==> 11-07 <==
==> flow/design.v <==
`timescale 1ns / 1ps
module clock_div  #(
	parameter int COUNT_VAL = 1)(
    input logic clock,
    input logic reset,
    output logic div_clock,
    output logic tick
    );
logic [$clog2(COUNT_VAL):0] count;
localparam COUNT_VAL_n = COUNT_VAL / 2;
assign tick = (count == COUNT_VAL_n - 1) && (div_clock == 1'b0);
always_ff @(posedge clock or posedge reset)
    begin
        if(reset) begin
           count <= 'b0;
           div_clock <= 'b0;
         end
         else if (count == COUNT_VAL_n -1) begin
           count <= 'b0;
           div_clock <= ~div_clock;
         end
         else begin
           count <= count +1;
           div_clock <= div_clock; 
         end
    end
endmodule
`timescale 1ns / 1ps
module vga_controller #( 
    parameter h_actv_pixel = 640,
    parameter h_sync_pulse = 96,
    parameter h_back_porch = 48,
    parameter h_front_porch = 16,
    parameter h_sync_pol = 0,
    parameter v_actv_pixel = 480,
    parameter v_sync_pulse = 2,
    parameter v_back_porch = 33,
    parameter v_front_porch = 10,
    parameter v_sync_pol = 0    
)(
    input logic clk,    
    input logic ce,     
    input logic reset,  
    output logic h_sync,  
    output logic v_sync,  
    output logic [11:0] h_counter_out,  
    output logic [11:0] v_counter_out,  
    output logic disp_enable   
    );
    localparam v_tot_pixel = v_sync_pulse + v_back_porch + v_actv_pixel + v_front_porch;
    localparam h_tot_pixel = h_sync_pulse + h_back_porch + h_actv_pixel + h_front_porch;
    localparam beg_of_v_sync = v_actv_pixel + v_front_porch ;
    localparam end_of_v_sync = v_sync_pulse + v_actv_pixel + v_front_porch -1 ;
    localparam beg_of_h_sync = h_actv_pixel + h_front_porch ;
    localparam end_of_h_sync = h_sync_pulse + h_actv_pixel + h_front_porch -1 ;
    logic [11:0]  v_counter;
    logic [11:0]  h_counter;
    always_ff @(posedge clk or  posedge reset )begin
        if (reset)begin     
            v_counter <= 0;  
            h_counter <= 0;
            h_sync <= ~h_sync_pol;
            v_sync <= ~v_sync_pol;
            h_counter_out <= 0;
            v_counter_out <= 0;
        end
        else if (ce) begin
            h_counter_out <= h_counter;
            v_counter_out <= v_counter;
            if (h_counter < (h_tot_pixel-1))begin
                h_counter <= h_counter + 1 ;
            end
            else begin
                h_counter <= 0;
                if (v_counter < (v_tot_pixel -1))
                    v_counter <= v_counter + 1 ;
                else 
                    v_counter <= 0;
            end
            if(h_counter >= beg_of_h_sync && h_counter <= end_of_h_sync)begin
                h_sync <= h_sync_pol; 
            end           
            else begin
                h_sync <= ~h_sync_pol;
            end
            if (v_counter >= beg_of_v_sync && v_counter <= end_of_v_sync)
                v_sync <= v_sync_pol;
            else
                v_sync <= ~v_sync_pol;
        end
    end 
    always_ff @(posedge clk or  posedge reset)begin
        if(reset)begin
            disp_enable <= 0;
        end
        else if (ce) begin
            if ((v_counter <= v_actv_pixel-1) & (h_counter <= h_actv_pixel-1) )
                disp_enable <= 1;
            else 
                disp_enable <= 0; 
            end
    end
endmodule
`timescale 1ns / 1ps
module line_drawer(
    input logic [11:0] nx0,ny0,nx1,ny1,
    input logic  disp_en,
    input logic [11:0] v_cntr,
    input logic [11:0] h_cntr,
    input logic clk,
    input logic ce,
    input logic rst, 
    input logic Vsync,
    output logic [11:0] y, x
    );
    logic [11:0] x0;
    logic [11:0] y0;
    logic [11:0] x1;
    logic [11:0] y1;
    logic [11:0] n,w;
    logic [11:0] w0,n0,w1,n1;
    localparam logic [1:0] set_drawer = 2'd0;
    localparam logic [1:0] loop_drawer = 2'd1;
    localparam logic [1:0] low_high = 2'd2;
    localparam logic [1:0] reset_state = 2'd3;
    logic [1:0] drw_s;  
    logic [11:0] dw,dn;
    int  D;
    localparam int offset_D = 32'hffff;
    logic [11:0] w_cntr;
    logic low_or_high;   
    logic n_dir ; 
    always_ff @(posedge clk or posedge rst)begin
            if(rst)begin
                x0 <= 12'd2;
                y0 <= 12'd7;
                x1 <= 12'd9;
                y1 <= 12'd2;
                w0 <= 'd0;
                n0 <= 'd0;
                w1 <= 'd0;
                n1 <= 'd0;
                n <= 'd0;
                w <= 'd0;
                dw <= 'd0;
                dn <= 'd0;
                D <= 0;
                n_dir <= 1'b0;
                low_or_high <= 1'b0;
                x <= 12'hfff;
                y <= 12'hfff;
                w_cntr <= 'd0;
                drw_s <= low_high;
            end 
            else if (ce) begin
                case(drw_s) 
                    low_high:begin
                                if(x0 >  x1 && y0 > y1 )begin
                                    if((x0 - x1) > (y0 - y1))begin
                                        low_or_high <= 1'b1 ;
                                    end
                                    else begin
                                        low_or_high <= 1'b0 ;
                                    end
                                end
                                else if(x0 >  x1 && y0 < y1 )begin
                                    if((x0 - x1) > (y1 - y0))begin
                                        low_or_high <= 1'b1 ;
                                    end
                                    else begin
                                        low_or_high <= 1'b0 ;
                                    end
                                end
                                else if(x0 <  x1 && y0 > y1 )begin
                                    if((x1 - x0) > (y0 - y1))begin
                                        low_or_high <= 1'b1 ;
                                    end
                                    else begin
                                        low_or_high <= 1'b0 ;
                                    end
                                end
                                else if(x0 <  x1 && y0 < y1 )begin
                                    if((x1 - x0) > (y1 - y0))begin
                                        low_or_high <= 1'b1 ;
                                    end
                                    else begin
                                        low_or_high <= 1'b0 ;
                                    end
                                end 
                                drw_s <= set_drawer;                                                                                            
                            end
                    set_drawer:begin
                                    if(low_or_high == 1'b1)begin  
                                        if(x0 > x1)begin 
                                            {w0, n0, w1, n1} <= {x1,y1,x0,y0}; 
                                            dw <= x0 - x1;
                                            if(y0 > y1) begin
                                                dn <= y0 - y1;
                                                D <= 2*(y0 - y1) - (x0 - x1) + offset_D; 
                                                n_dir <= 1'b0;  
                                            end
                                            else begin
                                                dn <= y1 - y0;
                                                D <= 2*(y1 - y0) - (x0 - x1) + offset_D; 
                                                n_dir <= 1'b0;  
                                            end
                                            n <= y1;
                                            w <= x1; 
                                            w_cntr <= 'd0;
                                            drw_s <= loop_drawer;
                                        end
                                        else begin
                                            {w0, n0, w1, n1} <= {x0,y0,x1,y1}; 
                                            dw <= x1 - x0;
                                            if(y1 > y0) begin
                                                dn <= y1 - y0;
                                                D <= 2*(y1 - y0) - (x1 - x0) + offset_D;
                                                n_dir <= 1'b1;  
                                            end
                                            else begin
                                                dn <= y0 - y1;
                                                D <= 2*(y0 - y1) - (x1 - x0) + offset_D;
                                                n_dir <= 1'b0;  
                                            end
                                            n <= y0;
                                            w <= x0; 
                                            w_cntr <= 'd0;
                                            drw_s <= loop_drawer;
                                        end
                                    end
                                    else begin     
                                        if(y0 > y1)begin 
                                           {w0, n0, w1, n1} <= {y1,x1,y0,x0}; 
                                           dw <= y0 - y1; 
                                           if(x0 > x1) begin
                                               dn <= x0 - x1;
                                               n_dir <= 1'b0;  
                                               D <= 2*(x0 - x1) - (y0 - y1) + offset_D;
                                           end
                                           else begin
                                               dn <= x1 - x0;
                                               n_dir <= 1'b1;  
                                               D <= 2*(x1 - x0) - (y0 - y1) + offset_D;
                                           end
                                           n <= x0;
                                           w <= y1; 
                                           w_cntr <= 'd0;
                                           drw_s <= loop_drawer;
                                        end
                                        else begin  
                                            {w0, n0, w1, n1} <= {y0,x0,y1,x1}; 
                                            dw <= y1 - y0;
                                            if(x0 > x1) begin
                                              dn <= x0 - x1;
                                              n_dir <= 1'b0;  
                                              D <= 2*(x0 - x1) - (y1 - y0) + offset_D;
                                            end
                                            else begin
                                              dn <= x1 - x0;
                                              n_dir <= 1'b1;  
                                              D <= 2*(x1 - x0) - (y1 - y0) + offset_D;
                                            end
                                            n <= x0;
                                            w <= y0; 
                                            w_cntr <= 'd0;
                                            drw_s <= loop_drawer;
                                        end
                                    end
                                end
                    loop_drawer:begin
                                    if(low_or_high == 1'b1)
                                        {x,y} <= {w,n};
                                    else
                                        {x,y} <= {n,w};
                                    if(  (low_or_high == 1'b1) && (h_cntr +1 == w0 + w_cntr) ||    ((low_or_high == 1'b0) && (v_cntr == w0 + w_cntr && h_cntr > n ) ))begin  
                                        w_cntr <= w_cntr + 1;  
                                        w <= w + 1;
                                        if( D > (12'd0 + offset_D) )begin   
                                            if(n_dir == 1'b0)begin 
                                                n <= n - 1;
                                            end
                                            if(n_dir == 1'b1)begin 
                                                n <= n + 1; 
                                            end
                                            D <= D - 2*dw  + 2*dn;
                                        end
                                        else begin
                                        D <= D + 2*dn;
                                        end
                                    end 
                                    if(((low_or_high == 1'b1) && (w_cntr + w0 == w1)) ||    ((low_or_high == 1'b0) && (w_cntr + w0 == w1+1))) begin  
                                        w_cntr <= 'd0; 
                                        n <= n0;
                                        w <= w0;
                                        drw_s <= set_drawer;   
                                    end
                                end
                endcase        
                if(x0 != nx0 || y0 != ny0 || x1 != nx1 || y1 != ny1)begin
                    {x0, y0, x1, y1} <= {nx0, ny0, nx1, ny1};
                    drw_s <= low_high;
                end
            end
        end
endmodule
`timescale 1ns / 1ps
module drawing_line_top(
    input logic clk,
    input logic rst,
    output logic Hsync,
    output logic Vsync,
    output logic [3:0] vgaRed,
    output logic [3:0] vgaGreen,
    output logic [3:0] vgaBlue,
    input logic [11:0] x0,y0,x1,y1,
    output logic disp_en,
    output logic vga_clk,
    output logic [11:0] v_cntr, h_cntr
    );
    logic  vga_clk_buff;
    logic  vga_ce;
    clock_div#(4) vga_clk_mod(.clock(clk), .reset(rst), .div_clock(vga_clk_buff), .tick(vga_ce) ); 
    logic [11:0] v_cntr_buff, h_cntr_buff;
    logic Hsync_buff, Vsync_buff, disp_en_buff;   
    vga_controller#(
         .h_actv_pixel(50), 
         .h_sync_pulse(2),
         .h_back_porch(1),
         .h_front_porch(3),
         .h_sync_pol(0),
         .v_actv_pixel(60),
         .v_sync_pulse(1),
         .v_back_porch(1),
         .v_front_porch(1),
         .v_sync_pol(0)
    ) vgatxt(.clk(clk), .ce(vga_ce), .reset(rst), .h_sync(Hsync_buff), .v_sync(Vsync_buff), .h_counter_out(h_cntr_buff), .v_counter_out(v_cntr_buff), .disp_enable(disp_en_buff));
    logic [11:0] pix_y,pix_x;  
    line_drawer drw1(.nx0(x0), .nx1(x1),.disp_en(disp_en_buff), .rst(rst), .Vsync(Vsync_buff), .ny0(y0), .ny1(y1), .v_cntr(v_cntr_buff), .h_cntr(h_cntr_buff), .clk(clk), .ce(vga_ce), .y(pix_y), .x(pix_x)); 
    logic [3:0] red_r, green_r, blue_r;  
    assign {vgaRed, vgaGreen, vgaBlue} = {red_r, green_r, blue_r}; 
    always_ff @(posedge clk or posedge rst)begin
        if (rst) begin
            {red_r, green_r, blue_r} <= {4'b0 ,4'b0 , 4'b0};
        end
        else if (vga_ce) begin
            if (( (h_cntr_buff == pix_x && v_cntr_buff == pix_y ))&& disp_en_buff == 1'b1 )begin
                {red_r, green_r, blue_r} <= {4'hf,4'b0,4'b0};
            end  
            else if (disp_en_buff == 1'b1) begin
                {red_r, green_r, blue_r} <= {4'b1111,4'b1111,4'b1111};
            end
            else begin
                {red_r, green_r, blue_r} <= {4'b0 ,4'b0 , 4'b0}; 
            end
        end
    end
    assign vga_clk = vga_clk_buff;
    always_ff @(posedge clk or posedge rst)begin
        if (rst) begin
            v_cntr <= 12'd0;
            h_cntr <= 12'd0;
            Vsync <= 1'b1;
            Hsync <= 1'b1;
            disp_en <= 1'b0;
        end
        else if (vga_ce) begin
            v_cntr <= v_cntr_buff;
            h_cntr <= h_cntr_buff;
            Vsync <= Vsync_buff;
            Hsync <= Hsync_buff;
            disp_en <= disp_en_buff;
        end
    end
endmodule
==> flow/run.sh <==
#!/bin/bash
# the make line also repeats each setting of config.mk as NAME=value (left out here)
make -C /OpenROAD-flow-scripts/flow DESIGN_CONFIG=/design/flow/config.mk WORK_HOME=/design/flow/orfs CLKGATE_MAP_FILE= finish
==> flow/config.mk <==
export PLATFORM = sky130hd
export DESIGN_NAME = drawing_line_top
export DESIGN_NICKNAME = drawing_line_top
export VERILOG_FILES = /design/flow/design.v
export SDC_FILE = /design/flow/constraint.sdc
export NUM_CORES = 4
export LEC_CHECK = 0
export CAP_MARGIN = 20
export CORE_MARGIN = 2
export CORE_UTILIZATION = 70
export CTS_CLUSTER_DIAMETER = 354
export CTS_CLUSTER_SIZE = 22
export HOLD_SLACK_MARGIN = -0.08
export MAX_ROUTING_LAYER = met4
export SETUP_SLACK_MARGIN = 0.86
export SLEW_MARGIN = 20
==> flow/constraint.sdc <==
create_clock -name core_clock -period 5.02 [get_ports {clk}]
set_input_delay 1.0040 -clock core_clock [delete_from_list [all_inputs] [get_ports {clk}]]
set_output_delay 1.0040 -clock core_clock [all_outputs]
set_load 0.01 [all_outputs]
==> inputs of 03-01, as changes to 11-07 <==
- CORE_UTILIZATION: 70 -> 62
- CTS_CLUSTER_DIAMETER: 354 -> not set
- CTS_CLUSTER_SIZE: 22 -> 95
- HOLD_SLACK_MARGIN: -0.08 -> not set
- MAX_ROUTING_LAYER: met4 -> not set
- SETUP_SLACK_MARGIN: 0.86 -> not set
==> flow/constraint.sdc (replaced) <==
create_clock -name core_clock -period 6.32 [get_ports {clk}]
set_input_delay 1.2640 -clock core_clock [delete_from_list [all_inputs] [get_ports {clk}]]
set_output_delay 1.2640 -clock core_clock [all_outputs]
set_load 0.01 [all_outputs]
==> summary of the runs <==
03-01 completed with no timing, DRC or antenna violations. 11-07 passed the timing, DRC and antenna checks.
Sequential cell count is the same in 11-07 and 03-01.
Of 11-07 and 03-01, 11-07 has the higher routed wire length (gap about 23%, measured against 03-01).
Of 11-07 and 03-01, 03-01 has the higher register-to-register slack (gap 0.35 ns).
In 11-07 the global-route usage is higher than in 03-01, by 10 points.
Between 03-01 and 11-07, the lower sequential power is in 03-01 (gap about 20%, measured against 11-07).
Of 11-07 and 03-01, 11-07 has the higher worst hold slack (gap 0.0057 ns).
Against 11-07, the via count of 03-01 is lower by about 14%.
In 03-01 the total power is smaller than in 11-07, by about 30%.
In area after synthesis, 03-01 and 11-07 do not differ.
Synthesized cell count is the same in 11-07 and 03-01.
==> figures <==
metric	03-01	11-07
Global-route wire length before repair	162000 um	180000 um
Area fraction of clock buffers and clock inverters	0.0351	0.0129
Cell with the largest stage delay on the worst path	sky130_fd_sc_hd__a2111oi_0	sky130_fd_sc_hd__dfrtp_1
Clock transition at the registers of the reported paths	0.06 ns	0.12 ns
Max Fanout on Critical Path	7	11
Hold path startpoint	vga_clk_mod.count[0]	Vsync
Number of antenna violations at the first check in global routing	2	9
Worst Hold Path EP	vga_clk_mod.count[0]	Vsync
Delay of the slowest cell on the worst path	0.68 ns	0.75 ns
Power consumed by the clock network	2110 uW	1570 uW
Ratio of total power to cell area	353 nW/um^2	435 nW/um^2
Total power of the final layout	11900 uW	16600 uW
Total Routing Usage GR	0.406	0.509
Sum of met3 wire segment lengths after detailed routing	10800 um	20100 um
Most frequent cell on the critical path	sky130_fd_sc_hd__ha_1	sky130_fd_sc_hd__buf_4
Fin area	33600 um^2	38200 um^2
Number of DRC markers in iteration 0	3793	5621
Final Wtd Congestion	1.03	1.10
Cell area after placement	32400 um^2	33700 um^2
Status	no timing/DRC/antenna violations	no timing/DRC/antenna violations
H-tree depth	2	1
No activity file was given, so power comes from the tool's default toggle rates.
